## v54
==> flow/design.v (excerpt) <==
module ALU_ft (
    input              clk,
    input              rst,
    input      [31:0]  A,
    input      [31:0]  B,
    input      [2:0]   ALUControl,
    output reg [31:0]  Result,
    output reg         Zero,
    output reg         Carry,
    output reg         OverFlow,
    output reg         Negative,
    output reg         fault_detected_out
);
clock: 2.51 ns
lec_check: 0
cap_margin: 30
core_margin: 2
core_utilization: 64
cts_cluster_diameter: 354
cts_cluster_size: 98
place_density: 0.35
setup_slack_margin: 0.4
slew_margin: 30
run.sh (not shown) runs the stock make flow with config.mk's settings and CLKGATE_MAP_FILE=.
v54: it failed with a tool error in 5_1_grt, so there are no final results.
Input-level comparison between v34 and v54:
Settings: removing PLACE_DENSITY (formerly 0.35); removing CTS_CLUSTER_SIZE (formerly 98); removing SETUP_SLACK_MARGIN (formerly 0.4); removing CTS_CLUSTER_DIAMETER (formerly 354); changing CORE_UTILIZATION from 64 to 25; changing the clock period (ns, I/O delays scaled along) from 2.51 to 5.66.
### Flow results
In the metrics for v54 and v34, the one carrying the lower number of core rows is v54.
~same synthesized-area fraction occupied by adder cells in v54 and v34
Having completed the whole flow, v34 delivered a layout that passed the timing, DRC and antenna checks.
| die size | v34 vs v54 | worse |
As far as share of synthesized area spent on multiplexers goes, v54 and v34 are indistinguishable; the numbers are identical.
The higher cell area after placement came out of v54.
The number of gates given a new drive strength after cts of v34 is lower than that of v54.
The higher initial core utilization of v54 and v34 is in v54.
diff inputs: v34 => v36
Settings: SETUP_SLACK_MARGIN now 0.24, previously not set; CORE_UTILIZATION now 70, was 25; the clock period (ns, I/O delays scaled along) now 1.88, was 5.66.
Relative to v34, setup slack at placement decreased by 2.99 ns in v36. Area of the synthesized netlist per yosys stat: v36 vs v34 identical. Of v34 and v36, only v36 never reached the final stage. What ended v36 was a tool error in 4_1_cts; the run never finished. The width of the die in v36 sits 92 µm below the value recorded for v34. Routability-driven placement congestion ratio, v36 and v34: larger value in v36. Taking v34 over v36, the standard cell core area ratio works out to 2.8. v34 → v36: die area now sits lower; total placed cells including tap cells now sits lower.
Inputs modified between v36 and v44:
Settings: CTS_CLUSTER_DIAMETER newly set to 332; CORE_UTILIZATION changed from 70 to 63; SETUP_SLACK_MARGIN removed (was 0.24); CTS_CLUSTER_SIZE newly set to 100; the clock period (ns, I/O delays scaled along) changed from 1.88 to 6.0.
Findings:
v44 completed; timing, DRC and antenna clean
As of v44, area of placed instances had fallen by more than 10% compared to v36.
Routability-driven placement congestion ratio down 16% in v44 wrt v36
The die extent in x in v44 sits 7.4 µm above the value recorded for v36.
As far as summed instance area of the synthesized netlist goes, v36 and v44 are indistinguishable; the numbers are identical.
Cmp v44 vs v36: height of the die higher in v44
Here is what was changed in the inputs of v57 compared with v44.
Settings: an added PLACE_DENSITY of 0.41; a change of CTS_CLUSTER_SIZE from 100 to 84; a change of CORE_UTILIZATION from 63 to 40.
Results
- The run showing the smaller combinational fraction of the cell area is v57.
- Against v44, v57 comes in 0.7 points higher on combinational power share.
- Lower global-route wire length before repair was reported by v44, not v57.
- Diff v44..v57 | clock network power share | negligible
## Diff of input files: v42 against v57
Settings: swapping 40 for 72 in CORE_UTILIZATION; swapping 84 for 99 in CTS_CLUSTER_SIZE; swapping 332 for 348 in CTS_CLUSTER_DIAMETER; clearing PLACE_DENSITY, which used to be 0.41; swapping 6.0 for 3.22 in the clock period (ns, I/O delays scaled along).
Results
- v42 never completed; the flow aborted with a tool error in 3_5_place_dp.
- Changes observed in v42 relative to v57: die footprint decreased 44%, count of flip-flops with a built-in enable after synthesis closely matched the old numbers, vertical die size now smaller.


ALU_ft again, from the RTL that the note above started with.
clock: 4.71 ns
lec_check: 0
cap_margin: 20
core_margin: 5
core_utilization: 40
cts_cluster_size: 35
gpl_timing_driven: 0
hold_slack_margin: 0.29
max_routing_layer: met4
min_routing_layer: met2
place_density_lb_addon: 0.1
slew_margin: 40
The baseline ended with an error in global routing (5_1_grt) on GRT-0116.
Next try:
CORE_MARGIN = 2   (was 5)
CORE_UTILIZATION = 66   (was 40)
CTS_CLUSTER_SIZE = not set   (was 35)
GPL_TIMING_DRIVEN = not set   (was 0)
HOLD_SLACK_MARGIN = not set   (was 0.29)
MAX_ROUTING_LAYER = not set   (was met4)
MIN_ROUTING_LAYER = not set   (was met2)
PLACE_DENSITY_LB_ADDON = not set   (was 0.1)
SLEW_MARGIN = 20   (was 40)
clock period = 4.87 ns   (was 4.71 ns; I/O delays follow)
With this change the flow finished but failed the layout checks on negative setup slack. Die size goes down by well over a third. Synthesized area stays the same. Synthesized cell count does not change.
Next try:
CAP_MARGIN = 30   (was 20)
CORE_UTILIZATION = 65   (was 66)
SLEW_MARGIN = 30   (was 20)
clock period = 4.7 ns   (was 4.87 ns; I/O delays follow)
The changed run produced a layout that fails on negative setup slack. Cell area came out higher by 2.9%. Hold slack is better by 0.011 ns. Global-route usage is higher by 0.74 points. Cell count rose by 2.2%. Critical path depth climbs by 3. Clock-buffer cell count went down by 1. Power increases by 5.5%. Area after synthesis stays the same. Register-to-register slack degrades by 0.24 ns. Worst setup slack gets worse by 0.28 ns. Clock power rises by about 0.7%.
Next try:
CORE_UTILIZATION = 40   (was 65)
clock period = 5.66 ns   (was 4.7 ns; I/O delays follow)
What happened:
- Now the flow completed with no timing, DRC or antenna violations
- first-iteration DRC count went down by 53%
- setup slack is better by 0.73 ns
- design area went down by 9.7%
- clock skew is about the same
- core utilization went down by 38 points
- worst hold slack is worse by 0.040 ns
- area after synthesis does not change
- cell count went down by 0.93%
- via count went down by 18%
- clock power went down by 22%
Next try:
CELL_PAD_IN_SITES_GLOBAL_PLACEMENT = 0   (was not set)
CORE_UTILIZATION = 65   (was 40)
MAX_ROUTING_LAYER = met4   (was not set)
PLACE_DENSITY = 0.62   (was not set)
clock period = 4.96 ns   (was 5.66 ns; I/O delays follow)
Outcome: This time the run completed, yet does not pass: negative setup slack. Worst setup slack gets worse by 0.49 ns. Routed wire length increases by 11%. Non-clock buffer count climbs by 162. Power came out higher by 32%. Utilization came out higher by 38 points. Combinational power is higher by 44%. Design area increases by about 10%.
Power figures rest on the tool's default switching activity, not on a simulated workload.
